== alpha ==
Design alu_top, start of the top module:
module alu_top (
    input             clk,
    input      [15:0] a,
    input      [15:0] b,
    input      [2:0]  opcode,
    input      [1:0]  mode,
    output reg [31:0] result,
    output reg        eq
);
make LEC_CHECK=0 ABC_AREA=0 CAP_MARGIN=15 CORE_ASPECT_RATIO=0.54 CORE_MARGIN=4 CORE_UTILIZATION=50 CTS_CLUSTER_DIAMETER=79 SETUP_SLACK_MARGIN=0.66 SLEW_MARGIN=20 TNS_END_PERCENT=85 finish   # period 50.3 ns
run.sh (not shown) runs the stock make flow with config.mk's settings and CLKGATE_MAP_FILE=.
| alpha | all stages done | FAIL | negative setup slack |
The inputs of beta differ from those of alpha as listed below.
==> flow/config.mk <==
export PLATFORM = sky130hd
export DESIGN_NAME = alu_top
export DESIGN_NICKNAME = alu_top
export VERILOG_FILES = /design/flow/design.v
export SDC_FILE = /design/flow/constraint.sdc
export NUM_CORES = 4
export LEC_CHECK = 0
export CAP_MARGIN = 20
export CORE_MARGIN = 2
export CORE_UTILIZATION = 40
export SLEW_MARGIN = 20
==> flow/constraint.sdc <==
create_clock -name core_clock -period 90.0 [get_ports {clk}]
set_input_delay 18.0000 -clock core_clock [delete_from_list [all_inputs] [get_ports {clk}]]
set_output_delay 18.0000 -clock core_clock [all_outputs]
set_load 0.01 [all_outputs]
--- outcome ---
Looking across alpha and beta, the single run that reached the end with no open violations was beta.
From the logs: alpha reached the end of the flow and failed the layout checks with negative setup slack.
Non-clock buffer contribution to total cell area: alpha and beta compared, lower one is beta
Wire length of beta falls short of that of alpha by more than a quarter.
On beta: register share of the cell area is 0.65 points higher than what alpha gave.
Changes in gamma relative to beta:
diff --git a/flow/config.mk b/flow/config.mk
--- a/flow/config.mk
+++ b/flow/config.mk
@@ -7,0 +8 @@
+export ABC_AREA = 1
@@ -9,2 +10,6 @@
-export CORE_MARGIN = 2
-export CORE_UTILIZATION = 40
+export CORE_MARGIN = 6
+export CORE_UTILIZATION = 61
+export CTS_CLUSTER_DIAMETER = 333
+export CTS_CLUSTER_SIZE = 100
+export PLACE_DENSITY = 0.75
+export SETUP_SLACK_MARGIN = -2.0
@@ -11,0 +17 @@
+export TNS_END_PERCENT = 20
[summary]
- As of gamma, wire length of the first global-routing pass had fallen by more than 10% compared to beta.
- A critical path startpoint of a_q[13]$_DFF_P_ is what gamma shows, while a_q[15]$_DFF_P_ belongs to beta.
- Going from beta to gamma, synthesized cell area went up; synthesized cell count went up; setup slack after layout went up; multi-input gate count went up; chip area in the Yosys report went up.
- Summary — routed length on met3, gamma relative to beta: higher, by 1.9%.
- The uppermost layer routed comes out met4 in one run and met5 in the other, namely in beta and gamma respectively.
- The clock-pin slew on the worst setup and hold paths was comparable across gamma and beta.
The inputs of delta differ from those of gamma as listed below.
==> flow/config.mk <==
export PLATFORM = sky130hd
export DESIGN_NAME = alu_top
export DESIGN_NICKNAME = alu_top
export VERILOG_FILES = /design/flow/design.v
export SDC_FILE = /design/flow/constraint.sdc
export NUM_CORES = 4
export LEC_CHECK = 0
export CAP_MARGIN = 20
export CELL_PAD_IN_SITES_DETAIL_PLACEMENT = 2
export CORE_MARGIN = 2
export CORE_UTILIZATION = 40
export SETUP_SLACK_MARGIN = 5.0
export SLEW_MARGIN = 20
export TNS_END_PERCENT = 45
- delta did not finish: a tool error stopped it during clock tree synthesis.
- [delta vs gamma] adder-cell area share of the yosys netlist: higher in delta
- Max share of cell area taken by muxes after synthesis across gamma and delta: delta
- Summary of the comparison: number of placement rows is higher in delta, relative to gamma.
- Looking at chip area line of the yosys report, delta sits below gamma.
- Die size: delta exceeds gamma
Modified inputs, epsilon compared to delta
diff --git a/flow/config.mk b/flow/config.mk
--- a/flow/config.mk
+++ b/flow/config.mk
@@ -9,2 +9 @@
-export CELL_PAD_IN_SITES_DETAIL_PLACEMENT = 2
-export CORE_MARGIN = 2
+export CORE_MARGIN = 6
@@ -12 +11,4 @@
-export SETUP_SLACK_MARGIN = 5.0
+export CTS_CLUSTER_DIAMETER = 388
+export CTS_CLUSTER_SIZE = 100
+export PLACE_DENSITY = 0.75
+export SETUP_SLACK_MARGIN = -2.0
@@ -14 +16 @@
-export TNS_END_PERCENT = 45
+export TNS_END_PERCENT = 20
## What came out
epsilon completed; timing, DRC and antenna clean
[compare] base=delta new=epsilon: synthesized area flat, synthesized area per cell flat, synthesized cell count flat, final weighted congestion in routability-driven placement flat.

========
Starting RTL as in the previous note.
clock: 90.0 ns
lec_check: 0
abc_area: 0
cap_margin: 20
cell_pad_in_sites_detail_placement: 2
cell_pad_in_sites_global_placement: 0
core_aspect_ratio: 1.76
core_margin: 5
core_utilization: 31
cts_cluster_diameter: 333
cts_cluster_size: 42
gpl_routability_driven: 1
hold_slack_margin: -0.05
min_routing_layer: met2
place_density: 0.81
slew_margin: 20
tns_end_percent: 30
The starting point aborted during 5_1_grt, error GRT-0116.
Next try:
Settings changed: ABC_AREA 0 to 1, CELL_PAD_IN_SITES_DETAIL_PLACEMENT 2 to default, CELL_PAD_IN_SITES_GLOBAL_PLACEMENT 0 to default, CORE_ASPECT_RATIO 1.76 to default, CORE_MARGIN 5 to 6, CORE_UTILIZATION 31 to 18, CTS_CLUSTER_DIAMETER 333 to 369, CTS_CLUSTER_SIZE 42 to 100, GPL_ROUTABILITY_DRIVEN 1 to default, HOLD_SLACK_MARGIN -0.05 to default, MIN_ROUTING_LAYER met2 to default, PLACE_DENSITY 0.81 to 0.75, SETUP_SLACK_MARGIN from default to -2.0, TNS_END_PERCENT 30 to 20.
Outcome:
- The changed run finished with timing, DRC and antenna clean
- die area grows by 80%
- synthesized cell count rises by 19%
- synthesized area went up by 5.7%
Next try:
Settings changed: CORE_UTILIZATION 18 to 40, CTS_CLUSTER_DIAMETER 369 to 388, CTS_CLUSTER_SIZE 100 to 98, PLACE_DENSITY 0.75 to 0.41, SETUP_SLACK_MARGIN -2.0 to default.
After rerunning: The changed run completed without violations. Setup slack gets better by 2.7 ns. Register-to-register slack gets better by 2.7 ns. Routed wire length rises by 2.9%. Clock-buffer cell count is higher by 1. Utilization climbs by 25 points. Die size shrinks by 54%. Critical path depth came out higher by 2. Synthesized area is unchanged. Design area falls by 2.2%. Hold slack gains 0.0094 ns.
